==> design.v <==
`timescale 1ns / 1ps
module clock #(parameter start_time = 0, parameter end_time = 100)(
    input wire in,
    input wire rst,
    output reg out,
    output wire rise
);
    reg [31:0] counter;
    assign rise = (counter >= (end_time >> 1)) & ~out;
    always @(posedge in) begin
        if (rst) begin
            counter <= start_time;
            out <= 1'b0;
        end else begin
            counter <= (counter >= (end_time >> 1)) ? 1 : counter + 1;
            out <= (counter >= (end_time >> 1)) ? ~out : out;
        end
    end
endmodule
`timescale 1ns / 1ps
module stopwatch(clk, rst, btnS, btnR, sw, an, seg);
input clk;
input rst;
input btnS, btnR;
input [7:0] sw;
output reg [3:0] an;
output reg [7:0] seg;
reg [3:0] seg_value;
wire [3:0] seg3, seg2, seg1, seg0;
reg adj_sec;
reg adj;
reg digits_on;
wire one_hz_clk;
wire two_hz_clk;
wire segment_clk;
wire blink_clk;
wire debounce_clk;
wire one_hz_rise;
wire two_hz_rise;
wire segment_rise;
wire blink_rise;
wire debounce_rise;
reg [31:0] sec_counter;
reg [1:0] seg_index;
clock #(.start_time(0), .end_time(200)) my_one_hz_clk(.in(clk), .rst(rst), .out(one_hz_clk), .rise(one_hz_rise));
clock #(.start_time(0), .end_time(100)) my_two_hz_clk(.in(clk), .rst(rst), .out(two_hz_clk), .rise(two_hz_rise));
clock #(.start_time(0), .end_time(4)) my_segment_clk(.in(clk), .rst(rst), .out(segment_clk), .rise(segment_rise));
clock #(.start_time(0), .end_time(20)) my_blink_clk(.in(clk), .rst(rst), .out(blink_clk), .rise(blink_rise));
clock #(.start_time(0), .end_time(10)) my_debounce_clk(.in(clk), .rst(rst), .out(debounce_clk), .rise(debounce_rise));
wire [1:0] next_index = seg_index + 2'd1;
assign seg0 = (sec_counter % 60)  % 10;
assign seg1 = (sec_counter % 60)  / 10;
assign seg2 = (sec_counter / 60)  % 10;
assign seg3 = (sec_counter / 600) % 10;
always @(*) begin
    case (next_index)
        0: seg_value = (digits_on || ~sw[1]) ? seg0 : 10;
        1: seg_value = (digits_on || ~sw[1]) ? seg1 : 10;
        2: seg_value = (digits_on ||  sw[1]) ? seg2 : 10;
        default: seg_value = (digits_on ||  sw[1]) ? seg3 : 10;
    endcase
end
always @(posedge clk) begin
    if (rst) begin
        adj_sec   <= 1'b0;
        adj       <= 1'b0;
        seg_index <= 2'd0;
        an        <= 4'b1111;
        seg       <= 8'b11111111;
    end else if (segment_rise) begin
        adj_sec   <= sw[1];
        adj       <= sw[0];
        seg_index <= next_index;
        an        <= ~(4'b0001 << next_index);
        case (seg_value)
            0: seg <= ~8'b11111100;
            1: seg <= ~8'b01100000;
            2: seg <= ~8'b11011010;
            3: seg <= ~8'b11110010;
            4: seg <= ~8'b01100110;
            5: seg <= ~8'b10110110;
            6: seg <= ~8'b10111110;
            7: seg <= ~8'b11100000;
            8: seg <= ~8'b11111110;
            9: seg <= ~8'b11110110;
            default: seg <= 8'b11111111;
        endcase
    end
end
reg [1:0] reset_state;
reg [2:0] pause_state;
reg stop_tick;
reg has_ticked_once;
wire [1:0] reset_sample = {btnR, reset_state[1]};
wire [2:0] pause_sample = {pause_state[2] && btnS, btnS, pause_state[1]};
always @(posedge clk) begin
    if (rst) begin
        reset_state     <= 2'b00;
        pause_state     <= 3'b000;
        stop_tick       <= 1'b0;
        has_ticked_once <= 1'b0;
        sec_counter     <= 32'd0;
    end else if (debounce_rise) begin
        if (reset_sample == 2'b11) begin
            reset_state <= 2'b00;
            pause_state <= pause_sample;
            sec_counter <= 0;
        end else if (pause_sample == 3'b011) begin
            reset_state <= reset_sample;
            pause_state <= 3'b100;
            stop_tick   <= ~stop_tick;
        end else begin
            reset_state <= reset_sample;
            pause_state <= pause_sample;
            if (adj ? two_hz_clk : one_hz_clk) begin
                if (~has_ticked_once && ~stop_tick) begin
                    has_ticked_once <= 1'b1;
                    if (adj && ~adj_sec) begin
                        sec_counter <= (sec_counter / 60 >= 99)
                                  ? (sec_counter % 60)
                                  : (sec_counter + 60);
                    end else if (adj) begin
                        sec_counter <= (sec_counter / 60) * 60 + ((sec_counter + 1) % 60);
                    end else begin
                        sec_counter <= sec_counter + 1;
                    end
                end
            end else has_ticked_once <= 1'b0;
        end
    end
end
always @(posedge clk) begin
    if (rst)
        digits_on <= 1'b0;
    else if (blink_rise)
        digits_on <= (~adj || ~digits_on);
end
endmodule
==> run.sh <==
#!/bin/bash
# the make line also repeats each setting of config.mk as NAME=value (left out here)
make -C /OpenROAD-flow-scripts/flow DESIGN_CONFIG=/design/flow/config.mk WORK_HOME=/design/flow/orfs CLKGATE_MAP_FILE= finish
==> config.mk <==
export PLATFORM = sky130hd
export DESIGN_NAME = stopwatch
export DESIGN_NICKNAME = stopwatch
export VERILOG_FILES = /design/flow/design.v
export SDC_FILE = /design/flow/constraint.sdc
export NUM_CORES = 4
export LEC_CHECK = 0
export CAP_MARGIN = 10
export CELL_PAD_IN_SITES_DETAIL_PLACEMENT = 2
export CORE_MARGIN = 4
export CORE_UTILIZATION = 40
export CTS_CLUSTER_SIZE = 59
export GPL_ROUTABILITY_DRIVEN = 1
export MIN_ROUTING_LAYER = met1
export PLACE_DENSITY = 0.67
export SETUP_SLACK_MARGIN = 2.43
export SLEW_MARGIN = 10
==> constraint.sdc <==
create_clock -name core_clock -period 22.8 [get_ports {clk}]
set_input_delay 4.5600 -clock core_clock [delete_from_list [all_inputs] [get_ports {clk}]]
set_output_delay 4.5600 -clock core_clock [all_outputs]
set_load 0.01 [all_outputs]
==> out/README.md, run 1 <==
| Metric | Value | Unit |
|---|---|---|
| Top cells by area | sky130_fd_sc_hd__dfxtp_1 (14%), sky130_fd_sc_hd__xnor2_1 (6.0%), sky130_fd_sc_hd__nor2_1 (5.0%) | - |
| HPWL after detailed placement | 169,600 | um |
| Number of H-tree levels | 1 | - |
| Sequential share of the synthesized area | 14.40 | % |
| Total global routing overflow | 1,777 | - |
| Cell count after synthesis | 4,195 | - |
| Netlist Area Pre-Place | 30,300 | um^2 |
| Total of hold buffers inserted after clock tree synthesis | 0 | - |
| Run Error | [ERROR GRT-0116] Global routing finished with congestion. Check the congestion regions in the DRC Viewer. | - |
| Number of placement rows | 100 | - |
| Number of buffers created by CTS | 19 | - |
| Post-synth EDFFs | 0 | - |
| Flops after synth | 218 | - |
| Clk root buf | sky130_fd_sc_hd__clkbuf_16 | - |
| Yosys stat cell total | 4,195 | - |
| Most instantiated library cell after synthesis | sky130_fd_sc_hd__nor2_1 | - |
| Last step reached | 5_1_grt | - |
| And-or/or-and share of the synthesized area | 35.24 | % |
| Mux cell area share after synthesis | 3.750 | % |
| Synth top cells by count | sky130_fd_sc_hd__nor2_1 (402), sky130_fd_sc_hd__nand2_1 (352), sky130_fd_sc_hd__a21oi_1 (301), sky130_fd_sc_hd__o21ai_0 (276), sky130_fd_sc_hd__dfxtp_1 (218) | - |
| Ys flop type | sky130_fd_sc_hd__dfxtp_1 | - |
| Async set-or-reset flop fraction in the synthesized netlist | 0 | % |
| Warnings from Yosys | 6 | - |
| Xor/xnor cell area share of the yosys netlist | 8.094 | % |
| Core utilization before placement | 40.56 | % |
| Basic Gates by Area | 25.49 | % |
| Adder-Cell Fraction of Synth Area | 8.152 | % |
| Maximum clock path buffer count | 3 | - |
| Distinct cells, synth | 138 | - |
| Die extent in x | 283.2 | um |
| Core area | 74,700 | um^2 |
| Dominant kind of combinational cell | AND-OR/OR-AND gates | - |
| Combined global-route utilization of all metal layers | 84.85 | % |
| Worst slack at placement | -8.947 | ns |
| Result of the run | did not finish | - |
| Avg Cell Area, Syn | 7.222 | um^2 |
| Area of the die | 80,210 | um^2 |
| Die y size | 283.2 | um |
| Count of boundary I/O pins | 24 | - |
| Area share of the leading cell type in the synthesized netlist | 14.40 | % |
| Yosys stat chip area | 30,300 | um^2 |
| Sinks on Clock Net | 218 | - |
| # port buffers | 16 | - |
| Routability congestion estimate from global placement | 0.9278 | - |
| Cell type contributing the most total cell area after synthesis | sky130_fd_sc_hd__dfxtp_1 | - |
layer usage:
layer | global-route usage [%] | overflow
met5 | 48.21 | 10
met4 | 88.85 | 601
met3 | 69.82 | 60
met2 | 100.4 | 1027
met1 | 82.97 | 79
through the flow:
stage | cell area [um^2] | cells | hold WS [ns] | setup TNS, ns | util (%)
CTS | 38750 | 5528 | 0.5182 | 0 | 51.88
detailed placement | 32460 | 5276 | 0.4680 | -194.16 | 43.46
global placement | 32460 | 5276 | 0.4474 | 0 | 43.46
floorplan | 30940 | 4355 | 0.4377 | 0 | -
repair_timing:
action	4_1_cts
gates resized	829
setup endpoints to repair	37
setup buffers	216
cloned	4
pin swaps	199
hold endpoints to repair	0
==> run 2: changes to the inputs <==
- CAP_MARGIN: 10 -> 20
- CELL_PAD_IN_SITES_DETAIL_PLACEMENT: 2 -> default
- CORE_MARGIN: 4 -> 8
- CORE_UTILIZATION: 40 -> 58
- CTS_CLUSTER_SIZE: 59 -> 11
- GPL_ROUTABILITY_DRIVEN: 1 -> default
- GPL_TIMING_DRIVEN: default -> 1
- MIN_ROUTING_LAYER: met1 -> default
- PLACE_DENSITY: 0.67 -> default
- PLACE_DENSITY_LB_ADDON: default -> 0.06
- SETUP_SLACK_MARGIN: 2.43 -> 2.23
- SLEW_MARGIN: 10 -> 20
- clock period: 22.8 -> 29.1 ns (I/O delays scaled with it)
==> out/README.md, run 2 <==
| Metric | Value | Unit |
|---|---|---|
| Wire length per cell | 17.85 | um |
| Count of boundary I/O pins | 24 | - |
| Cell count after synthesis | 4,195 | - |
| Number of H-tree levels | 1 | - |
| Worst-skew pair later-pin latency | 0.54 | ns |
| Flops after synth | 218 | - |
| Number of pins exceeding their max-slew limit in the final report | 0 | - |
| Final hold vios | 0 | - |
| Basic Gates by Area | 25.49 | % |
| Maximum cell stage delay along the critical path | 0.83 | ns |
| Routed length on met1 | 39,940 | um |
| Total global routing overflow | 0 | - |
| Distinct cells, synth | 138 | - |
| Final critical-path share of the clock period | 84.98 | % |
| DRC Markers | 0 | - |
| Core area | 51,510 | um^2 |
| Async set-or-reset flop fraction in the synthesized netlist | 0 | % |
| Total of hold buffers inserted after clock tree synthesis | 0 | - |
| Ant. Diodes | 0 | - |
| Achievable Freq | 0.04044 | GHz |
| Number of buffers created by CTS | 24 | - |
| Adder-Cell Fraction of Synth Area | 8.152 | % |
| Tool warning count | 69 | - |
| Required time of the worst setup path | 29.49 | ns |
| Combined global-route utilization of all metal layers | 27.77 | % |
| Area share of the leading cell type in the synthesized netlist | 14.40 | % |
| Violation count after the first detailed-route iteration | 3,180 | - |
| Hold Crit Class | flop to flop | - |
| Area of the die | 59,810 | um^2 |
| Avg Cell Area, Syn | 7.222 | um^2 |
| Routability congestion estimate from global placement | 0.9407 | - |
| Setup TNS | 0 | ns |
| Max FO, Critical Path | 19 | - |
| Count of fill cells added during filler insertion | 4,898 | - |
| Hold Startpoint | seg[7]$_SDFFE_PP1P_ | - |
| Net total in the final layout | 4,428 | - |
| Top delay family on crit path | AND-OR/OR-AND gates | - |
| Antenna viol nets, final | 0 | - |
| Yosys stat cell total | 4,195 | - |
| Buffers and inverters on the worst path | 7 | - |
| Mux cell area share after synthesis | 3.750 | % |
| Combinational gate area | 25,140 | um^2 |
| Ys flop type | sky130_fd_sc_hd__dfxtp_1 | - |
| Number of placement rows | 83 | - |
| Cell type with the highest occurrence count on the critical path | sky130_fd_sc_hd__a21oi_1 | - |
| And-or/or-and share of the synthesized area | 35.24 | % |
| Crit Path Category | flop to flop | - |
| Number of detailed-routing iterations run before antenna repair | 6 | - |
| Area occupied by registers | 4365 | um^2 |
| End point of the worst hold path | seg[7]$_SDFFE_PP1P_ | - |
| Sequential share of the synthesized area | 14.40 | % |
| Cell with the biggest individual delay on the critical path | sky130_fd_sc_hd__nor4b_1 | - |
| Critical Path Source | sec_counter[2]$_SDFFE_PP0P_ | - |
| Sinks on Clock Net | 218 | - |
| Result of the run | timing/DRC/antenna clean | - |
| Core utilization before placement | 58.82 | % |
| Initial antenna violation count | 0 | - |
| Most instantiated library cell after synthesis | sky130_fd_sc_hd__nor2_1 | - |
| Worst R2R Setup Slack | 4.37 | ns |
| Max-slew headroom at the worst pin | 25.09 | % |
| RR Startpoint | sec_counter[2]$_SDFFE_PP0P_ | - |
| Wire length after detailed routing | 88,280 | um |
| Global-route wire length before repair | 144,400 | um |
| Cell type contributing the most total cell area after synthesis | sky130_fd_sc_hd__dfxtp_1 | - |
| Clk root buf | sky130_fd_sc_hd__clkbuf_16 | - |
| # port buffers | 16 | - |
| Post-synth EDFFs | 0 | - |
| Cell depth of the worst setup path | 91 | - |
| # Max-Cap Violations | 0 | - |
| Maximum number of pins on one net before global-route repair | 70 | - |
| HPWL after detailed placement | 66,660 | um |
| Post-DR vias/cell | 6.495 | - |
| Cell count of the worst hold path | 1 | - |
| Xor/xnor cell area share of the yosys netlist | 8.094 | % |
| Destination of the critical timing path | sec_counter[31]$_SDFFE_PP0P_ | - |
| Startpoint types | flop | - |
| Die y size | 244.6 | um |
| Transition time at the pin with the least slew margin | 1.121 | ns |
| Worst Skew | 0.01406 | ns |
| Crit path capture type | flop | - |
| Netlist Area Pre-Place | 30,300 | um^2 |
| Minimum period implied by the final worst setup slack | 24.73 | ns |
| Vias in the first global route | 28,830 | - |
| Dominant kind of combinational cell | AND-OR/OR-AND gates | - |
| Synth top cells by count | sky130_fd_sc_hd__nor2_1 (402), sky130_fd_sc_hd__nand2_1 (352), sky130_fd_sc_hd__a21oi_1 (301), sky130_fd_sc_hd__o21ai_0 (276), sky130_fd_sc_hd__dfxtp_1 (218) | - |
| Clock tree from TritonCTS | built | - |
| Die extent in x | 244.6 | um |
| Highest routed metal layer | met4 | - |
| Setup violation total in the final timing report | 0 | - |
| Setup repair after global routing missed its margin | false | - |
| Warnings from Yosys | 6 | - |
| Area Growth Syn to Fin | 6.529 | % |
| Maximum clock path buffer count | 3 | - |
| Yosys stat chip area | 30,300 | um^2 |
| Clk slew on worst S/H paths | 0.06 | ns |
| Worst r2r dst | sec_counter[31]$_SDFFE_PP0P_ | - |
| Crit path arrival time | 25.12 | ns |
| Metal3 WL | 6296 | um |
| Top cells by area | sky130_fd_sc_hd__dfxtp_1 (14%), sky130_fd_sc_hd__xnor2_1 (6.0%), sky130_fd_sc_hd__nor2_1 (5.0%) | - |
| Met2 layer wire length in the routed design | 39,550 | um |
| Via count | 32,120 | - |
| Worst-case reg-to-reg path depth | 91 | - |
-- run 2: layout make-up --
cell class / instances / share of cell area (%)
flip-flops and latches: 218 / 13.53
inverters: 180 / 2.093
repair buffers: 70 / 1.737
clock buffers: 26 / 1.915
well taps: 680 / 2.636
multi-input cells: 3767 / 77.88
clock inverters: 4 / 0.2171
-- run 2: through the flow --
| step | setup slack, ns | util (%) | area (um^2) | hold slack, ns | std cells |
|---|---|---|---|---|---|
| after floorplan | 8.171 | - | 30900 | 0.4377 | 4355 |
| after global placement | 3.042 | 61.15 | 31500 | 0.4490 | 4912 |
| after detailed placement | 2.698 | 61.15 | 31500 | 0.4518 | 4912 |
| after CTS | 2.632 | 62.49 | 32190 | 0.4690 | 4942 |
| after global routing | 2.310 | 62.66 | 32280 | 0.4783 | 4945 |
| final | 4.371 | 62.66 | 32280 | 0.4622 | 4945 |
-- run 2: metal layers --
layer | vias to the layer above | GRT usage, %
met2 | 1204 | 45.73
met4 | 0 | 8.430
met3 | 202 | 2.736
li1 | 15820 | -
met5 | - | 0
met1 | 14900 | 38.06
-- run 2: what timing repair did --
item / 4_1_cts / 5_1_grt
resized: 0 / 11
setup buffers: 0 / 2
hold endpoints to repair: 0 / 0
endpoints found under the setup margin: 0 / 19
==> run 3: changes to the inputs <==
- ABC_AREA: default -> 1
- CORE_MARGIN: 8 -> 2
- CORE_UTILIZATION: 58 -> 40
- CTS_CLUSTER_SIZE: 11 -> default
- GPL_TIMING_DRIVEN: 1 -> default
- PLACE_DENSITY_LB_ADDON: 0.06 -> default
- SETUP_SLACK_MARGIN: 2.23 -> default
- clock period: 29.1 -> 23.0 ns (I/O delays scaled with it)
==> out/README.md, run 3 <==
| Metric | Value | Unit |
|---|---|---|
| Maximum number of pins on one net before global-route repair | 55 | - |
| Maximum cell stage delay along the critical path | 0.55 | ns |
| Post-DR vias/cell | 4.790 | - |
| Flops after synth | 218 | - |
| Clock tree from TritonCTS | built | - |
| Adder-Cell Fraction of Synth Area | 8.714 | % |
| Area Growth Syn to Fin | 8.490 | % |
| Mux cell area share after synthesis | 0.1123 | % |
| Worst Skew | 0.01891 | ns |
| Ys flop type | sky130_fd_sc_hd__dfxtp_1 | - |
| Yosys stat chip area | 26,730 | um^2 |
| Async set-or-reset flop fraction in the synthesized netlist | 0 | % |
| Maximum clock path buffer count | 3 | - |
| Area occupied by registers | 4373 | um^2 |
| Worst hold margin | 0.4519 | ns |
| Buffers and inverters on the worst path | 12 | - |
| Setup TNS | 0 | ns |
| Startpoint types | flop | - |
| Wire length after detailed routing | 62,070 | um |
| Crit path arrival time | 20.91 | ns |
| Count of fill cells added during filler insertion | 7,028 | - |
| DRC Markers | 0 | - |
| End point of the worst hold path | stop_tick$_SDFFE_PP0P_ | - |
| Cell type with the highest occurrence count on the critical path | sky130_fd_sc_hd__nand2_1 | - |
| Crit path capture type | flop | - |
| Worst r2r dst | sec_counter[31]$_SDFFE_PP0P_ | - |
| Clk root buf | sky130_fd_sc_hd__clkbuf_16 | - |
| HPWL after detailed placement | 50,450 | um |
| Avg Cell Area, Syn | 6.461 | um^2 |
| Dominant kind of combinational cell | simple AND/OR/NAND/NOR gates | - |
| Core utilization before placement | 40.52 | % |
| Warnings from Yosys | 6 | - |
| Minimum period implied by the final worst setup slack | 20.54 | ns |
| Tool warning count | 70 | - |
| Crit Path Category | flop to flop | - |
| Antenna viol nets, final | 0 | - |
| # port buffers | 16 | - |
| Basic Gates by Area | 44.68 | % |
| Clk slew on worst S/H paths | 0.06 | ns |
| Final hold vios | 0 | - |
| Combined global-route utilization of all metal layers | 17.74 | % |
| Top cells by area | sky130_fd_sc_hd__dfxtp_1 (16%), sky130_fd_sc_hd__nand2_1 (15%), sky130_fd_sc_hd__inv_1 (7.2%) | - |
| Top delay family on crit path | simple AND/OR/NAND/NOR gates | - |
| Violation count after the first detailed-route iteration | 1,704 | - |
| Transition time at the pin with the least slew margin | 1.084 | ns |
| Routability congestion estimate from global placement | 0.9180 | - |
| Area share of the leading cell type in the synthesized netlist | 16.32 | % |
| Destination of the critical timing path | sec_counter[31]$_SDFFE_PP0P_ | - |
| Required time of the worst setup path | 23.37 | ns |
| Netlist Area Pre-Place | 26,730 | um^2 |
| Area of the die | 68,920 | um^2 |
| Sequential share of the synthesized area | 16.32 | % |
| Hold Startpoint | stop_tick$_SDFFE_PP0P_ | - |
| Hold Crit Class | flop to flop | - |
| Xor/xnor cell area share of the yosys netlist | 6.590 | % |
| Setup repair after global routing missed its margin | false | - |
| Yosys stat cell total | 4,138 | - |
| Cell type contributing the most total cell area after synthesis | sky130_fd_sc_hd__dfxtp_1 | - |
| RR Startpoint | sec_counter[3]$_SDFFE_PP0P_ | - |
| Worst-case reg-to-reg path depth | 152 | - |
| Ant. Diodes | 0 | - |
| Most instantiated library cell after synthesis | sky130_fd_sc_hd__nand2_1 | - |
| # Max-Cap Violations | 0 | - |
| Worst-skew pair later-pin latency | 0.53 | ns |
| Die y size | 262.5 | um |
| Initial antenna violation count | 0 | - |
| Max-slew headroom at the worst pin | 27.44 | % |
| Count of boundary I/O pins | 24 | - |
| Sinks on Clock Net | 218 | - |
| Setup violation total in the final timing report | 0 | - |
| Number of pins exceeding their max-slew limit in the final report | 0 | - |
| Synth top cells by count | sky130_fd_sc_hd__nand2_1 (1,087), sky130_fd_sc_hd__inv_1 (513), sky130_fd_sc_hd__nand3_1 (328), sky130_fd_sc_hd__nor2_1 (290), sky130_fd_sc_hd__dfxtp_1 (218) | - |
| Total global routing overflow | 0 | - |
| Via count | 24,790 | - |
| Critical Path Source | sec_counter[3]$_SDFFE_PP0P_ | - |
| Max FO, Critical Path | 29 | - |
| Achievable Freq | 0.04870 | GHz |
| Combinational gate area | 20,180 | um^2 |
| Number of detailed-routing iterations run before antenna repair | 5 | - |
| Final critical-path share of the clock period | 89.28 | % |
| Post-synth EDFFs | 0 | - |
| Result of the run | timing/DRC/antenna clean | - |
| Number of H-tree levels | 1 | - |
| Number of placement rows | 94 | - |
| Vias in the first global route | 22,430 | - |
| Total of hold buffers inserted after clock tree synthesis | 0 | - |
| Number of buffers created by CTS | 23 | - |
| Cell count after synthesis | 4,138 | - |
| Cell depth of the worst setup path | 152 | - |
| Cell with the biggest individual delay on the critical path | sky130_fd_sc_hd__fa_1 | - |
| Wire length per cell | 11.99 | um |
| Core area | 65,980 | um^2 |
| Worst R2R Setup Slack | 2.46 | ns |
| Distinct cells, synth | 81 | - |
| Cell count of the worst hold path | 1 | - |
| Global-route wire length before repair | 106,000 | um |
| And-or/or-and share of the synthesized area | 12.87 | % |
| Fin util | 43.96 | % |
| Net total in the final layout | 4,462 | - |
| Die extent in x | 262.5 | um |
## run 3: area by class of cell
class | instances | share of cell area [%]
timing repair buffer | 33 | 0.9749
clock buffer | 28 | 2.118
clock inverter | 13 | 0.5177
tap | 864 | 3.727
inverter | 598 | 7.998
multi-input combinational | 3421 | 69.59
sequential | 218 | 15.08
## run 3: layer usage
layer	track usage, %	routed length, um	vias to the layer above	share of wire [%]
li1	-	-	13460	-
met1	24.69	31140	10940	50
met2	29.74	27600	316	44
met3	1.677	2084	74	3.4
met4	3.635	1248	0	2.0
met5	0	0	-	0
## run 3: stage by stage
| stage | area [um^2] | setup WS (ns) | cells |
|---|---|---|---|
| global placement | 28130 | 1.661 | 5130 |
| CTS | 28890 | 1.545 | 5171 |
| detailed placement | 28130 | 1.666 | 5130 |
| floorplan | 27340 | 5.785 | 4298 |
| global route | 29000 | 0.01392 | 5175 |
| finish | 29000 | 2.465 | 5175 |
## run 3: timing repair
item                                    CTS  global route
endpoints found under the setup margin    0             8
hold endpoints to repair                  0             0
resized                                   0            27
buffers inserted                          0             4
==> run 4: changes to the inputs <==
- CORE_UTILIZATION: 40 -> 68
- CTS_CLUSTER_SIZE: default -> 99
- PLACE_DENSITY: default -> 0.36
- clock period: 23.0 -> 16.3 ns (I/O delays scaled with it)
==> out/README.md, run 4 <==
| Metric | Value | Unit |
|---|---|---|
| Maximum clock path buffer count | 3 | - |
| Async set-or-reset flop fraction in the synthesized netlist | 0 | % |
| Sinks on Clock Net | 218 | - |
| Area share of the leading cell type in the synthesized netlist | 16.32 | % |
| Number of placement rows | 72 | - |
| Last step reached | 5_1_grt | - |
| Adder-Cell Fraction of Synth Area | 8.714 | % |
| Distinct cells, synth | 81 | - |
| Inst Count DP | 5,327 | - |
| Run Error | [ERROR GRT-0232] Routing congestion too high. Check the congestion heatmap in the GUI. | - |
| Number of H-tree levels | 1 | - |
| Yosys stat chip area | 26,730 | um^2 |
| Cell type contributing the most total cell area after synthesis | sky130_fd_sc_hd__dfxtp_1 | - |
| HPWL after detailed placement | 56,400 | um |
| Core area | 38,740 | um^2 |
| Basic Gates by Area | 44.68 | % |
| Warnings from Yosys | 6 | - |
| Result of the run | did not finish | - |
| Top cells by area | sky130_fd_sc_hd__dfxtp_1 (16%), sky130_fd_sc_hd__nand2_1 (15%), sky130_fd_sc_hd__inv_1 (7.2%) | - |
| Routability congestion estimate from global placement | 0.9869 | - |
| # port buffers | 16 | - |
| Die extent in x | 202.3 | um |
| Sequential share of the synthesized area | 16.32 | % |
| Post-synth EDFFs | 0 | - |
| Most instantiated library cell after synthesis | sky130_fd_sc_hd__nand2_1 | - |
| Total global routing overflow | 8,032 | - |
| Number of buffers created by CTS | 22 | - |
| Combined global-route utilization of all metal layers | 119.9 | % |
| Netlist Area Pre-Place | 26,730 | um^2 |
| Xor/xnor cell area share of the yosys netlist | 6.590 | % |
| Dominant kind of combinational cell | simple AND/OR/NAND/NOR gates | - |
| Clk root buf | sky130_fd_sc_hd__clkbuf_16 | - |
| Synth top cells by count | sky130_fd_sc_hd__nand2_1 (1,087), sky130_fd_sc_hd__inv_1 (513), sky130_fd_sc_hd__nand3_1 (328), sky130_fd_sc_hd__nor2_1 (290), sky130_fd_sc_hd__dfxtp_1 (218) | - |
| Core utilization before placement | 69.01 | % |
| Ys flop type | sky130_fd_sc_hd__dfxtp_1 | - |
| Yosys stat cell total | 4,138 | - |
| Die y size | 202.3 | um |
| Mux cell area share after synthesis | 0.1123 | % |
| And-or/or-and share of the synthesized area | 12.87 | % |
| Cell count after synthesis | 4,138 | - |
| Count of boundary I/O pins | 24 | - |
| Flops after synth | 218 | - |
| Avg Cell Area, Syn | 6.461 | um^2 |
| Area of the die | 40,920 | um^2 |
[run 4: what timing repair did]
item                       CTS
hold buffers                 0
setup endpoints to repair   31
resized                    345
buffers inserted           209
pin swaps                  252
[run 4: through the flow]
| step | hold slack [ns] | setup WS (ns) | setup TNS [ns] | area (um^2) |
|---|---|---|---|---|
| after CTS | 0.4685 | -1.116 | -16.54 | 35630 |
| after detailed placement | 0.4492 | -1.799 | -21.02 | 32060 |
| after floorplan | 0.4222 | -0.1807 | -0.1807 | 27610 |
| after global placement | 0.4371 | -1.478 | -12.67 | 32060 |
[run 4: per-layer routing]
layer	GRT usage, %	overflow
met1	95.52	104
met2	182.5	6773
met3	82.41	113
met4	123.9	1020
met5	57.02	22
==> run 5: changes to the inputs <==
- ABC_AREA: 1 -> default
- CORE_UTILIZATION: 68 -> 66
- CTS_CLUSTER_SIZE: 99 -> 60
- PLACE_DENSITY: 0.36 -> default
- SETUP_SLACK_MARGIN: default -> -0.72
- clock period: 16.3 -> 19.7 ns (I/O delays scaled with it)
==> out/README.md, run 5 <==
| Metric | Value | Unit |
|---|---|---|
| Result of the run | failed layout checks | - |
| Failing layout criteria | setup timing | - |
| Clk root buf | sky130_fd_sc_hd__clkbuf_16 | - |
| Ys flop type | sky130_fd_sc_hd__dfxtp_1 | - |
| Wire length after detailed routing | 117,900 | um |
| Total of hold buffers inserted after clock tree synthesis | 0 | - |
| Vias in the first global route | 34,780 | - |
| Total cell area at the placement stage | 36,470 | um^2 |
| Cell depth of the worst setup path | 110 | - |
| Achievable Freq | 0.04806 | GHz |
| Combinational gate area | 26,390 | um^2 |
| Netlist Area Pre-Place | 30,300 | um^2 |
| Area Growth Syn to Fin | 27.91 | % |
| Count of fill cells added during filler insertion | 2,753 | - |
| Core utilization before placement | 66.76 | % |
| # Max-Cap Violations | 0 | - |
| Routability congestion estimate from global placement | 1.023 | - |
| Flops after synth | 218 | - |
| Number of placement rows | 78 | - |
| Xor/xnor cell area share of the yosys netlist | 8.094 | % |
| Die y size | 218.3 | um |
| Max-slew headroom at the worst pin | 9.064 | % |
| Mux cell area share after synthesis | 3.750 | % |
| Maximum clock path buffer count | 3 | - |
| Worst-case reg-to-reg path depth | 110 | - |
| Via count | 38,680 | - |
| Total global routing overflow | 0 | - |
| Setup TNS | -6.874 | ns |
| Violation count after the first detailed-route iteration | 5,832 | - |
| Number of buffers created by CTS | 21 | - |
| Crit path capture type | flop | - |
| Cell count after synthesis | 4,195 | - |
| Top cells by area | sky130_fd_sc_hd__dfxtp_1 (14%), sky130_fd_sc_hd__xnor2_1 (6.0%), sky130_fd_sc_hd__nor2_1 (5.0%) | - |
| Required time of the worst setup path | 20.09 | ns |
| Critical Path Source | sec_counter[2]$_SDFFE_PP0P_ | - |
| Area of the die | 47,640 | um^2 |
| Cell type contributing the most total cell area after synthesis | sky130_fd_sc_hd__dfxtp_1 | - |
| Design Area, Final | 38,750 | um^2 |
| Fin worst setup slack | -1.108 | ns |
| DRC Markers | 0 | - |
| Final critical-path share of the clock period | 105.6 | % |
| Top delay family on crit path | AND-OR/OR-AND gates | - |
| Tool warning count | 73 | - |
| Worst R2R Setup Slack | -1.11 | ns |
| Async set-or-reset flop fraction in the synthesized netlist | 0 | % |
| Number of detailed-routing iterations run before antenna repair | 9 | - |
| Dominant kind of combinational cell | AND-OR/OR-AND gates | - |
| Cell count of the worst hold path | 1 | - |
| Worst-skew pair later-pin latency | 0.53 | ns |
| Global-route wire length before repair | 173,900 | um |
| Number of H-tree levels | 1 | - |
| Adder-Cell Fraction of Synth Area | 8.152 | % |
| And-or/or-and share of the synthesized area | 35.24 | % |
| Yosys stat chip area | 30,300 | um^2 |
| Worst r2r dst | sec_counter[31]$_SDFFE_PP0P_ | - |
| Count of boundary I/O pins | 24 | - |
| Yosys stat cell total | 4,195 | - |
| Cell type with the highest occurrence count on the critical path | sky130_fd_sc_hd__a21oi_2 | - |
| Post-DR vias/cell | 6.928 | - |
| # port buffers | 16 | - |
| Die extent in x | 218.3 | um |
| Minimum period implied by the final worst setup slack | 20.81 | ns |
| Worst Skew | 0.01822 | ns |
| Basic Gates by Area | 25.49 | % |
| Setup violation total in the final timing report | 15 | - |
| Clock tree from TritonCTS | built | - |
| Startpoint types | flop | - |
| Initial antenna violation count | 4 | - |
| Combined global-route utilization of all metal layers | 43.80 | % |
| Transition time at the pin with the least slew margin | 1.359 | ns |
| Net total in the final layout | 5,136 | - |
| Distinct cells, synth | 138 | - |
| Crit path arrival time | 21.19 | ns |
| Number of pins exceeding their max-slew limit in the final report | 0 | - |
| Buffers and inverters on the worst path | 16 | - |
| Post-synth EDFFs | 0 | - |
| Synth top cells by count | sky130_fd_sc_hd__nor2_1 (402), sky130_fd_sc_hd__nand2_1 (352), sky130_fd_sc_hd__a21oi_1 (301), sky130_fd_sc_hd__o21ai_0 (276), sky130_fd_sc_hd__dfxtp_1 (218) | - |
| Max FO, Critical Path | 8 | - |
| Final hold vios | 0 | - |
| Maximum number of pins on one net before global-route repair | 70 | - |
| Clk slew on worst S/H paths | 0.08 | ns |
| Avg Cell Area, Syn | 7.222 | um^2 |
| Maximum cell stage delay along the critical path | 0.40 | ns |
| Hold Startpoint | my_blink_clk.counter[0]$_SDFF_PP0_ | - |
| Warnings from Yosys | 6 | - |
| Sinks on Clock Net | 218 | - |
| Crit Path Category | flop to flop | - |
| Most instantiated library cell after synthesis | sky130_fd_sc_hd__nor2_1 | - |
| Destination of the critical timing path | sec_counter[31]$_SDFFE_PP0P_ | - |
| Wire length per cell | 21.13 | um |
| Area occupied by registers | 4364 | um^2 |
| Area share of the leading cell type in the synthesized netlist | 14.40 | % |
| Cell with the biggest individual delay on the critical path | sky130_fd_sc_hd__or3_1 | - |
| End point of the worst hold path | my_blink_clk.counter[0]$_SDFF_PP0_ | - |
| HPWL after detailed placement | 77,920 | um |
| Core area | 45,380 | um^2 |
| Hold Crit Class | flop to flop | - |
| Setup repair after global routing missed its margin | true | - |
| Sequential share of the synthesized area | 14.40 | % |
| Antenna viol nets, final | 0 | - |
| RR Startpoint | sec_counter[2]$_SDFFE_PP0P_ | - |
## run 5: through the flow
stage | setup WS [ns] | hold WS, ns | util, % | std cells
after detailed placement | -1.277 | 0.4526 | 80.37 | 5504
after global routing | -2.126 | 0.5249 | 85.39 | 5581
after global placement | -0.7620 | 0.4476 | 80.37 | 5504
after CTS | -0.7114 | 0.4727 | 82.45 | 5544
after floorplan | -0.6937 | 0.4377 | - | 4355
final | -1.108 | 0.5034 | 85.40 | 5583
## run 5: area by class of cell
| type | instances | share of cell area (%) |
|---|---|---|
| multi-input combinational | 3768 | 68.10 |
| antenna | 5 | 0.03229 |
| clock buffer | 23 | 1.375 |
| tap | 600 | 1.937 |
| timing repair buffer | 780 | 15.25 |
| inverter | 180 | 1.743 |
| sequential | 218 | 11.26 |
| clock inverter | 9 | 0.2970 |
## run 5: per-layer routing
metal / part of all wire [%] / track usage [%] / vias up
met5: 0 / 0 / -
li1: - / - / 17230
met2: 45 / 72.67 / 2784
met3: 11 / 6.889 / 773
met4: 6.8 / 21.72 / 0
met1: 37 / 55.17 / 17900
## run 5: what timing repair did
item | CTS | global route
buffers inserted | 8 | 34
cloned | 0 | 2
pin swaps | 15 | 68
endpoints found under the setup margin | 9 | 21
resized | 58 | 243
==> run 6: changes to the inputs <==
- ABC_AREA: default -> 0
- CAP_MARGIN: 20 -> 0
- CELL_PAD_IN_SITES_DETAIL_PLACEMENT: default -> 0
- CORE_ASPECT_RATIO: default -> 0.88
- CORE_UTILIZATION: 66 -> 72
- CTS_CLUSTER_DIAMETER: default -> 299
- CTS_CLUSTER_SIZE: 60 -> 43
- GPL_TIMING_DRIVEN: default -> 1
- PLACE_DENSITY: default -> 0.35
- SETUP_SLACK_MARGIN: -0.72 -> 4.15
- SLEW_MARGIN: 20 -> 5
- TNS_END_PERCENT: default -> 100
- clock period: 19.7 -> 15.1 ns (I/O delays scaled with it)
==> out/README.md, run 6 <==
| Metric | Value | Unit |
|---|---|---|
| Area of the die | 43,740 | um^2 |
| Die extent in x | 222.7 | um |
| Mux cell area share after synthesis | 3.750 | % |
| Async set-or-reset flop fraction in the synthesized netlist | 0 | % |
| Routability congestion estimate from global placement | 1.167 | - |
| Flops after synth | 218 | - |
| Core area | 41,510 | um^2 |
| Basic Gates by Area | 25.49 | % |
| Number of placement rows | 70 | - |
| Core utilization before placement | 72.98 | % |
| Yosys stat cell total | 4,195 | - |
| Yosys stat chip area | 30,300 | um^2 |
| Adder-Cell Fraction of Synth Area | 8.152 | % |
| Post-synth EDFFs | 0 | - |
| Run Error | [ERROR DPL-0038] Utilization greater than 100%, impossible to legalize | - |
| Dominant kind of combinational cell | AND-OR/OR-AND gates | - |
| Xor/xnor cell area share of the yosys netlist | 8.094 | % |
| # port buffers | 16 | - |
| Synth top cells by count | sky130_fd_sc_hd__nor2_1 (402), sky130_fd_sc_hd__nand2_1 (352), sky130_fd_sc_hd__a21oi_1 (301), sky130_fd_sc_hd__o21ai_0 (276), sky130_fd_sc_hd__dfxtp_1 (218) | - |
| Most instantiated library cell after synthesis | sky130_fd_sc_hd__nor2_1 | - |
| Netlist Area Pre-Place | 30,300 | um^2 |
| Sequential share of the synthesized area | 14.40 | % |
| Result of the run | did not finish | - |
| Last step reached | 3_5_place_dp | - |
| Ys flop type | sky130_fd_sc_hd__dfxtp_1 | - |
| Avg Cell Area, Syn | 7.222 | um^2 |
| Area share of the leading cell type in the synthesized netlist | 14.40 | % |
| Die y size | 196.4 | um |
| Cell type contributing the most total cell area after synthesis | sky130_fd_sc_hd__dfxtp_1 | - |
| Warnings from Yosys | 6 | - |
| And-or/or-and share of the synthesized area | 35.24 | % |
| Count of boundary I/O pins | 24 | - |
| Top cells by area | sky130_fd_sc_hd__dfxtp_1 (14%), sky130_fd_sc_hd__xnor2_1 (6.0%), sky130_fd_sc_hd__nor2_1 (5.0%) | - |
| Distinct cells, synth | 138 | - |
| Cell count after synthesis | 4,195 | - |
==> run 6: stage by stage <==
step	std cells	setup slack (ns)	setup TNS (ns)	hold slack [ns]
after floorplan	4355	-3.355	-61.43	0.4377
after global placement	5967	-3.520	-74.07	0.4486
==> run 7: changes to the inputs <==
- ABC_AREA: 0 -> default
- CAP_MARGIN: 0 -> 20
- CELL_PAD_IN_SITES_DETAIL_PLACEMENT: 0 -> 2
- CORE_ASPECT_RATIO: 0.88 -> 1.73
- CORE_MARGIN: 2 -> 7
- CORE_UTILIZATION: 72 -> 52
- CTS_CLUSTER_DIAMETER: 299 -> 304
- CTS_CLUSTER_SIZE: 43 -> default
- GPL_TIMING_DRIVEN: 1 -> default
- HOLD_SLACK_MARGIN: default -> 0.28
- PLACE_DENSITY: 0.35 -> 0.87
- SETUP_SLACK_MARGIN: 4.15 -> default
- SLEW_MARGIN: 5 -> 30
- TNS_END_PERCENT: 100 -> default
- clock period: 15.1 -> 18.5 ns (I/O delays scaled with it)
==> out/README.md, run 7 <==
| Metric | Value | Unit |
|---|---|---|
| Result of the run | did not finish | - |
| Last step reached | 3_5_place_dp | - |
| Run Error | Error: detail_place.tcl, 38 bad optional access | - |
| # port buffers | 16 | - |
| Mux cell area share after synthesis | 3.750 | % |
| Yosys stat chip area | 30,300 | um^2 |
| Flops after synth | 218 | - |
| Die y size | 331.5 | um |
| Sequential share of the synthesized area | 14.40 | % |
| Synth top cells by count | sky130_fd_sc_hd__nor2_1 (402), sky130_fd_sc_hd__nand2_1 (352), sky130_fd_sc_hd__a21oi_1 (301), sky130_fd_sc_hd__o21ai_0 (276), sky130_fd_sc_hd__dfxtp_1 (218) | - |
| Adder-Cell Fraction of Synth Area | 8.152 | % |
| Ys flop type | sky130_fd_sc_hd__dfxtp_1 | - |
| Async set-or-reset flop fraction in the synthesized netlist | 0 | % |
| Count of boundary I/O pins | 24 | - |
| Cell count after synthesis | 4,195 | - |
| Number of placement rows | 116 | - |
| Cell type contributing the most total cell area after synthesis | sky130_fd_sc_hd__dfxtp_1 | - |
| Warnings from Yosys | 6 | - |
| Dominant kind of combinational cell | AND-OR/OR-AND gates | - |
| Xor/xnor cell area share of the yosys netlist | 8.094 | % |
| Top cells by area | sky130_fd_sc_hd__dfxtp_1 (14%), sky130_fd_sc_hd__xnor2_1 (6.0%), sky130_fd_sc_hd__nor2_1 (5.0%) | - |
| Core utilization before placement | 52.45 | % |
| Netlist Area Pre-Place | 30,300 | um^2 |
| Post-synth EDFFs | 0 | - |
| And-or/or-and share of the synthesized area | 35.24 | % |
| Die extent in x | 197.5 | um |
| Basic Gates by Area | 25.49 | % |
| Core area | 57,770 | um^2 |
| Distinct cells, synth | 138 | - |
| Routability congestion estimate from global placement | 1.059 | - |
| Area of the die | 65,470 | um^2 |
| Area share of the leading cell type in the synthesized netlist | 14.40 | % |
| Yosys stat cell total | 4,195 | - |
| Most instantiated library cell after synthesis | sky130_fd_sc_hd__nor2_1 | - |
| Avg Cell Area, Syn | 7.222 | um^2 |
-- run 7: per-stage QoR --
stage,setup WS [ns],cells
3_3_place_gp,-0.8056,6077
2_1_floorplan,-0.2282,4355
==> run 8: changes to the inputs <==
- CAP_MARGIN: 20 -> 40
- CORE_ASPECT_RATIO: 1.73 -> 1.98
- CORE_MARGIN: 7 -> 6
- CORE_UTILIZATION: 52 -> 25
- CTS_CLUSTER_DIAMETER: 304 -> 121
- CTS_CLUSTER_SIZE: default -> 59
- GPL_ROUTABILITY_DRIVEN: default -> 0
- HOLD_SLACK_MARGIN: 0.28 -> default
- MIN_ROUTING_LAYER: default -> met1
- PLACE_DENSITY: 0.87 -> 0.67
- SETUP_SLACK_MARGIN: default -> 2.43
- SLEW_MARGIN: 30 -> 10
- clock period: 18.5 -> 15.7 ns (I/O delays scaled with it)
==> out/README.md, run 8 <==
| Metric | Value | Unit |
|---|---|---|
| Result of the run | did not finish | - |
| Last step reached | 5_1_grt | - |
| Run Error | [ERROR GRT-0116] Global routing finished with congestion. Check the congestion regions in the DRC Viewer. | - |
| Async set-or-reset flop fraction in the synthesized netlist | 0 | % |
| Basic Gates by Area | 25.49 | % |
| Cell type contributing the most total cell area after synthesis | sky130_fd_sc_hd__dfxtp_1 | - |
| Number of placement rows | 179 | - |
| HPWL after detailed placement | 233,600 | um |
| Inst Count DP | 7,035 | - |
| Ys flop type | sky130_fd_sc_hd__dfxtp_1 | - |
| Area of the die | 130,200 | um^2 |
| Netlist Area Pre-Place | 30,300 | um^2 |
| Die extent in x | 259.4 | um |
| Cell count after synthesis | 4,195 | - |
| Post-synth EDFFs | 0 | - |
| Die y size | 501.9 | um |
| Xor/xnor cell area share of the yosys netlist | 8.094 | % |
| Adder-Cell Fraction of Synth Area | 8.152 | % |
| Core utilization before placement | 25.24 | % |
| Mux cell area share after synthesis | 3.750 | % |
| Area share of the leading cell type in the synthesized netlist | 14.40 | % |
| Number of buffers created by CTS | 8 | - |
| Clk root buf | sky130_fd_sc_hd__clkbuf_16 | - |
| Avg Cell Area, Syn | 7.222 | um^2 |
| Combined global-route utilization of all metal layers | 75.54 | % |
| Synth top cells by count | sky130_fd_sc_hd__nor2_1 (402), sky130_fd_sc_hd__nand2_1 (352), sky130_fd_sc_hd__a21oi_1 (301), sky130_fd_sc_hd__o21ai_0 (276), sky130_fd_sc_hd__dfxtp_1 (218) | - |
| Flops after synth | 218 | - |
| Dominant kind of combinational cell | AND-OR/OR-AND gates | - |
| Maximum clock path buffer count | 3 | - |
| Top cells by area | sky130_fd_sc_hd__dfxtp_1 (14%), sky130_fd_sc_hd__xnor2_1 (6.0%), sky130_fd_sc_hd__nor2_1 (5.0%) | - |
| Total global routing overflow | 637 | - |
| Number of H-tree levels | 1 | - |
| Distinct cells, synth | 138 | - |
| Total of hold buffers inserted after clock tree synthesis | 0 | - |
| Core area | 120,000 | um^2 |
| Warnings from Yosys | 6 | - |
| And-or/or-and share of the synthesized area | 35.24 | % |
| Yosys stat cell total | 4,195 | - |
| Yosys stat chip area | 30,300 | um^2 |
| Count of boundary I/O pins | 24 | - |
| Most instantiated library cell after synthesis | sky130_fd_sc_hd__nor2_1 | - |
| # port buffers | 16 | - |
| Sinks on Clock Net | 218 | - |
| Sequential share of the synthesized area | 14.40 | % |
[run 8: per-stage QoR]
| stage | hold slack, ns | setup slack (ns) | cell area, um^2 |
|---|---|---|---|
| after CTS | 0.5306 | -6.990 | 48560 |
| after global placement | 0.4472 | -3.483 | 43420 |
| after detailed placement | 0.4721 | -10.95 | 43450 |
| after floorplan | 0.4377 | -2.755 | 32320 |
[run 8: what timing repair did]
item,in CTS
cloned,1
gates resized,703
pin swaps,289
buffers inserted,169
setup endpoints to repair,37
[run 8: routing by layer]
metal  GRT overflow  GRT usage (%)
met5              7          53.57
met3             64          67.40
met1             58          71.37
met4            205          73.49
met2            303          89.76
==> run 9: changes to the inputs <==
- ABC_AREA: default -> 0
- CAP_MARGIN: 40 -> 30
- CELL_PAD_IN_SITES_DETAIL_PLACEMENT: 2 -> 0
- CORE_ASPECT_RATIO: 1.98 -> default
- CORE_MARGIN: 6 -> 2
- CORE_UTILIZATION: 25 -> 59
- CTS_CLUSTER_DIAMETER: 121 -> 276
- CTS_CLUSTER_SIZE: 59 -> 14
- GPL_ROUTABILITY_DRIVEN: 0 -> default
- GPL_TIMING_DRIVEN: default -> 0
- MIN_ROUTING_LAYER: met1 -> default
- PLACE_DENSITY: 0.67 -> default
- PLACE_DENSITY_LB_ADDON: default -> 0.19
- SETUP_SLACK_MARGIN: 2.43 -> -1.3
- SLEW_MARGIN: 10 -> 5
- TNS_END_PERCENT: default -> 85
- clock period: 15.7 -> 18.2 ns (I/O delays scaled with it)
==> out/README.md, run 9 <==
| Metric | Value | Unit |
|---|---|---|
| Maximum number of pins on one net before global-route repair | 15 | - |
| Vias in the first global route | 32,090 | - |
| Design Area, Final | 37,730 | um^2 |
| Number of buffers created by CTS | 19 | - |
| Transition time at the pin with the least slew margin | 1.079 | ns |
| Worst-skew pair later-pin latency | 0.51 | ns |
| Setup repair after global routing missed its margin | true | - |
| Yosys stat chip area | 30,300 | um^2 |
| Area share of the leading cell type in the synthesized netlist | 14.40 | % |
| Worst r2r dst | sec_counter[31]$_SDFFE_PP0P_ | - |
| Minimum period implied by the final worst setup slack | 21.27 | ns |
| Post-DR vias/cell | 6.798 | - |
| Wire length after detailed routing | 106,300 | um |
| Number of pins exceeding their max-slew limit in the final report | 0 | - |
| RR Startpoint | sec_counter[3]$_SDFFE_PP0P_ | - |
| Cell depth of the worst setup path | 98 | - |
| Die y size | 230.6 | um |
| Result of the run | failed layout checks | - |
| Hold Crit Class | flop to flop | - |
| Final critical-path share of the clock period | 116.8 | % |
| Distinct cells, synth | 138 | - |
| Tool warning count | 71 | - |
| HPWL after detailed placement | 75,310 | um |
| Ys flop type | sky130_fd_sc_hd__dfxtp_1 | - |
| Avg Cell Area, Syn | 7.222 | um^2 |
| And-or/or-and share of the synthesized area | 35.24 | % |
| Max-slew headroom at the worst pin | 28.05 | % |
| Worst R2R Setup Slack | -3.07 | ns |
| Number of placement rows | 83 | - |
| Fin worst setup slack | -3.067 | ns |
| Top cells by area | sky130_fd_sc_hd__dfxtp_1 (14%), sky130_fd_sc_hd__xnor2_1 (6.0%), sky130_fd_sc_hd__nor2_1 (5.0%) | - |
| Die extent in x | 230.6 | um |
| # Max-Cap Violations | 0 | - |
| Warnings from Yosys | 6 | - |
| Routability congestion estimate from global placement | 1.010 | - |
| Final hold vios | 0 | - |
| Destination of the critical timing path | sec_counter[31]$_SDFFE_PP0P_ | - |
| Initial antenna violation count | 2 | - |
| Clk root buf | sky130_fd_sc_hd__clkbuf_16 | - |
| End point of the worst hold path | an[0]$_SDFFE_PP1P_ | - |
| Global-route wire length before repair | 163,900 | um |
| Cell type contributing the most total cell area after synthesis | sky130_fd_sc_hd__dfxtp_1 | - |
| Worst-case reg-to-reg path depth | 98 | - |
| Total cell area at the placement stage | 32,280 | um^2 |
| Violation count after the first detailed-route iteration | 4,575 | - |
| Sequential share of the synthesized area | 14.40 | % |
| Wire length per cell | 20.10 | um |
| Sinks on Clock Net | 218 | - |
| Cell count of the worst hold path | 1 | - |
| Critical Path Source | sec_counter[3]$_SDFFE_PP0P_ | - |
| Clk slew on worst S/H paths | 0.08 | ns |
| Synth top cells by count | sky130_fd_sc_hd__nor2_1 (402), sky130_fd_sc_hd__nand2_1 (352), sky130_fd_sc_hd__a21oi_1 (301), sky130_fd_sc_hd__o21ai_0 (276), sky130_fd_sc_hd__dfxtp_1 (218) | - |
| Area Growth Syn to Fin | 24.52 | % |
| Startpoint types | flop | - |
| Area of the die | 53,180 | um^2 |
| Buffers and inverters on the worst path | 14 | - |
| Hold Startpoint | an[0]$_SDFFE_PP1P_ | - |
| Setup violation total in the final timing report | 27 | - |
| Async set-or-reset flop fraction in the synthesized netlist | 0 | % |
| Mux cell area share after synthesis | 3.750 | % |
| Basic Gates by Area | 25.49 | % |
| Combined global-route utilization of all metal layers | 36.76 | % |
| Count of boundary I/O pins | 24 | - |
| Clock tree from TritonCTS | built | - |
| Failing layout criteria | setup timing | - |
| Via count | 35,940 | - |
| Flops after synth | 218 | - |
| Number of detailed-routing iterations run before antenna repair | 8 | - |
| Cell type with the highest occurrence count on the critical path | sky130_fd_sc_hd__a21oi_2 | - |
| Netlist Area Pre-Place | 30,300 | um^2 |
| Xor/xnor cell area share of the yosys netlist | 8.094 | % |
| Most instantiated library cell after synthesis | sky130_fd_sc_hd__nor2_1 | - |
| DRC Markers | 0 | - |
| Cell count after synthesis | 4,195 | - |
| Net total in the final layout | 4,774 | - |
| Worst slack at placement | -5.940 | ns |
| Crit path arrival time | 21.60 | ns |
| Adder-Cell Fraction of Synth Area | 8.152 | % |
| Maximum cell stage delay along the critical path | 0.58 | ns |
| Crit Path Category | flop to flop | - |
| Maximum clock path buffer count | 3 | - |
| Core area | 50,990 | um^2 |
| Top delay family on crit path | AND-OR/OR-AND gates | - |
| # port buffers | 16 | - |
| Antenna viol nets, final | 0 | - |
| Worst Skew | 0.03047 | ns |
| Number of H-tree levels | 1 | - |
| Crit path capture type | flop | - |
| Max FO, Critical Path | 10 | - |
| Yosys stat cell total | 4,195 | - |
| Dominant kind of combinational cell | AND-OR/OR-AND gates | - |
| Cell with the biggest individual delay on the critical path | sky130_fd_sc_hd__fa_1 | - |
| Post-synth EDFFs | 0 | - |
| Core utilization before placement | 59.42 | % |
| Required time of the worst setup path | 18.54 | ns |
| Achievable Freq | 0.04702 | GHz |
| Total global routing overflow | 0 | - |
## run 9: layer usage
layer,GRT usage (%),up-vias,part of all wire [%]
met5,0,-,0
met4,16.79,0,5.4
met3,6.793,444,11
met2,57.82,2227,44
met1,48.87,16770,40
li1,-,16510,-
## run 9: area by class of cell
| class | count | area (um^2) |
|---|---|---|
| clock inverter | 1 | 8.758 |
| multi-input combinational | 3767 | 28530 |
| timing repair buffer | 251 | 1976 |
| antenna | 1 | 2.502 |
| fill | 3895 | 13260 |
| buffer | 170 | 827.0 |
| sequential | 218 | 4372 |
| clock buffer | 19 | 475.5 |
| tap | 680 | 850.8 |
| inverter | 180 | 688.2 |
## run 9: stage by stage
stage	instances	TNS [ns]	util, %	hold WS (ns)
global placement	5051	-135.89	63.13	0.4471
finish	5287	-41.85	73.99	0.4675
floorplan	4355	-7.782	-	0.4377
detailed placement	5061	-132.35	63.31	0.4579
global route	5286	-65.06	73.98	0.4926
CTS	5199	-29.12	70.18	0.4722
## run 9: what timing repair did
action	4_1_cts	5_1_grt
setup endpoints to repair	34	28
hold endpoints to repair	0	0
pin swaps	121	153
resized	407	275
hold buffers	0	0
buffers inserted	129	96
==> run 10: changes to the inputs <==
- ABC_AREA: 0 -> default
- CAP_MARGIN: 30 -> 20
- CELL_PAD_IN_SITES_DETAIL_PLACEMENT: 0 -> default
- CORE_UTILIZATION: 59 -> 52
- CTS_CLUSTER_DIAMETER: 276 -> default
- CTS_CLUSTER_SIZE: 14 -> default
- GPL_TIMING_DRIVEN: 0 -> default
- PLACE_DENSITY: default -> 0.38
- PLACE_DENSITY_LB_ADDON: 0.19 -> default
- SETUP_SLACK_MARGIN: -1.3 -> default
- SLEW_MARGIN: 5 -> 20
- TNS_END_PERCENT: 85 -> default
- clock period: 18.2 -> 22.0 ns (I/O delays scaled with it)
==> out/README.md, run 10 <==
| Metric | Value | Unit |
|---|---|---|
| Maximum cell stage delay along the critical path | 0.63 | ns |
| Most instantiated library cell after synthesis | sky130_fd_sc_hd__nor2_1 | - |
| Metal3 WL | 4872 | um |
| Count of boundary I/O pins | 24 | - |
| Xor/xnor cell area share of the yosys netlist | 8.094 | % |
| Yosys stat chip area | 30,300 | um^2 |
| Minimum period implied by the final worst setup slack | 20.86 | ns |
| Worst R2R Setup Slack | 1.14 | ns |
| HPWL after detailed placement | 71,840 | um |
| Final hold vios | 0 | - |
| Cell with the biggest individual delay on the critical path | sky130_fd_sc_hd__or4_1 | - |
| And-or/or-and share of the synthesized area | 35.24 | % |
| Antenna viol nets, final | 0 | - |
| Mux cell area share after synthesis | 3.750 | % |
| Crit path capture type | flop | - |
| Post-synth EDFFs | 0 | - |
| Area Growth Syn to Fin | 13.57 | % |
| Synth top cells by count | sky130_fd_sc_hd__nor2_1 (402), sky130_fd_sc_hd__nand2_1 (352), sky130_fd_sc_hd__a21oi_1 (301), sky130_fd_sc_hd__o21ai_0 (276), sky130_fd_sc_hd__dfxtp_1 (218) | - |
| Area occupied by registers | 4364 | um^2 |
| Combined global-route utilization of all metal layers | 29.90 | % |
| Area share of the leading cell type in the synthesized netlist | 14.40 | % |
| Number of H-tree levels | 1 | - |
| Achievable Freq | 0.04794 | GHz |
| Cell depth of the worst setup path | 96 | - |
| Vias in the first global route | 29,000 | - |
| Top cells by area | sky130_fd_sc_hd__dfxtp_1 (14%), sky130_fd_sc_hd__xnor2_1 (6.0%), sky130_fd_sc_hd__nor2_1 (5.0%) | - |
| Distinct cells, synth | 138 | - |
| # port buffers | 16 | - |
| Yosys stat cell total | 4,195 | - |
| Hold Startpoint | an[2]$_SDFFE_PP1P_ | - |
| Global-route wire length before repair | 151,700 | um |
| Basic Gates by Area | 25.49 | % |
| Area of the die | 60,210 | um^2 |
| Startpoint types | flop | - |
| Routed length on met1 | 43,580 | um |
| Die extent in x | 245.4 | um |
| Top delay family on crit path | AND-OR/OR-AND gates | - |
| Avg Cell Area, Syn | 7.222 | um^2 |
| Total global routing overflow | 0 | - |
| Net total in the final layout | 4,596 | - |
| Via count | 32,530 | - |
| Ant. Diodes | 0 | - |
| Wire length after detailed routing | 94,210 | um |
| Maximum clock path buffer count | 3 | - |
| Total cell area at the placement stage | 32,720 | um^2 |
| Clk root buf | sky130_fd_sc_hd__clkbuf_16 | - |
| Core area | 57,700 | um^2 |
| Flops after synth | 218 | - |
| Worst hold margin | 0.4647 | ns |
| Core utilization before placement | 52.51 | % |
| Design Area, Final | 34,410 | um^2 |
| Count of fill cells added during filler insertion | 5,611 | - |
| Netlist Area Pre-Place | 30,300 | um^2 |
| Worst-case reg-to-reg path depth | 96 | - |
| Clock tree from TritonCTS | built | - |
| Worst r2r dst | sec_counter[31]$_SDFFE_PP0P_ | - |
| Number of placement rows | 88 | - |
| Adder-Cell Fraction of Synth Area | 8.152 | % |
| Number of detailed-routing iterations run before antenna repair | 5 | - |
| Combinational gate area | 25,890 | um^2 |
| Required time of the worst setup path | 22.39 | ns |
| Initial antenna violation count | 0 | - |
| Crit Path Category | flop to flop | - |
| Sinks on Clock Net | 218 | - |
| Result of the run | timing/DRC/antenna clean | - |
| Worst-skew pair later-pin latency | 0.53 | ns |
| Sequential share of the synthesized area | 14.40 | % |
| Number of pins exceeding their max-slew limit in the final report | 0 | - |
| Fin util | 59.64 | % |
| Maximum number of pins on one net before global-route repair | 70 | - |
| Cell count after synthesis | 4,195 | - |
| Max FO, Critical Path | 11 | - |
| # Max-Cap Violations | 0 | - |
| Highest routed metal layer | met4 | - |
| Worst slack at placement | 0.09008 | ns |
| Setup violation total in the final timing report | 0 | - |
| Clk slew on worst S/H paths | 0.07 | ns |
| Cell type contributing the most total cell area after synthesis | sky130_fd_sc_hd__dfxtp_1 | - |
| Met2 layer wire length in the routed design | 43,510 | um |
| Dominant kind of combinational cell | AND-OR/OR-AND gates | - |
| Post-DR vias/cell | 6.245 | - |
| Routability congestion estimate from global placement | 0.9349 | - |
| Violation count after the first detailed-route iteration | 2,881 | - |
| Transition time at the pin with the least slew margin | 1.009 | ns |
| Ys flop type | sky130_fd_sc_hd__dfxtp_1 | - |
| Crit path arrival time | 21.25 | ns |
| Wire length per cell | 18.09 | um |
| Final critical-path share of the clock period | 94.82 | % |
| RR Startpoint | sec_counter[2]$_SDFFE_PP0P_ | - |
| End point of the worst hold path | an[2]$_SDFFE_PP1P_ | - |
| Max-slew headroom at the worst pin | 32.43 | % |
| Cell count of the worst hold path | 1 | - |
| Worst Skew | 0.03057 | ns |
| Critical Path Source | sec_counter[2]$_SDFFE_PP0P_ | - |
| Buffers and inverters on the worst path | 12 | - |
| Die y size | 245.4 | um |
| Destination of the critical timing path | sec_counter[31]$_SDFFE_PP0P_ | - |
| Hold Crit Class | flop to flop | - |
| Cell type with the highest occurrence count on the critical path | sky130_fd_sc_hd__a21oi_1 | - |
| DRC Markers | 0 | - |
| Async set-or-reset flop fraction in the synthesized netlist | 0 | % |
| Number of buffers created by CTS | 20 | - |
| Warnings from Yosys | 6 | - |
| Fin worst setup slack | 1.140 | ns |
| Tool warning count | 71 | - |
-- run 10: per-stage QoR --
| step | TNS (ns) | instances |
|---|---|---|
| after global placement | 0 | 5145 |
| after global routing | -0.3431 | 5208 |
| after CTS | 0 | 5181 |
| after floorplan | 0 | 4355 |
| final | 0 | 5208 |
| after detailed placement | 0 | 5145 |
-- run 10: area by class of cell --
cell class	instances	share of cell area (%)
inverter	180	1.974
multi-input combinational	3767	75.24
timing repair buffer	242	5.374
clock buffer	22	1.534
tap	765	2.782
clock inverter	14	0.4145
sequential	218	12.68
-- run 10: metal layers --
| layer | track usage (%) | vias up |
|---|---|---|
| met1 | 41.82 | 15300 |
| met5 | 0 | - |
| met2 | 50.21 | 949 |
| met3 | 2.019 | 135 |
| li1 | - | 16140 |
| met4 | 6.774 | 0 |
-- run 10: repair_timing --
item                                   CTS  global route
gates resized                            3           174
endpoints found under the hold margin    0             0
hold buffers                             0             0
setup buffers                            0            26
setup endpoints to repair                1            23
pin swaps                                0            27
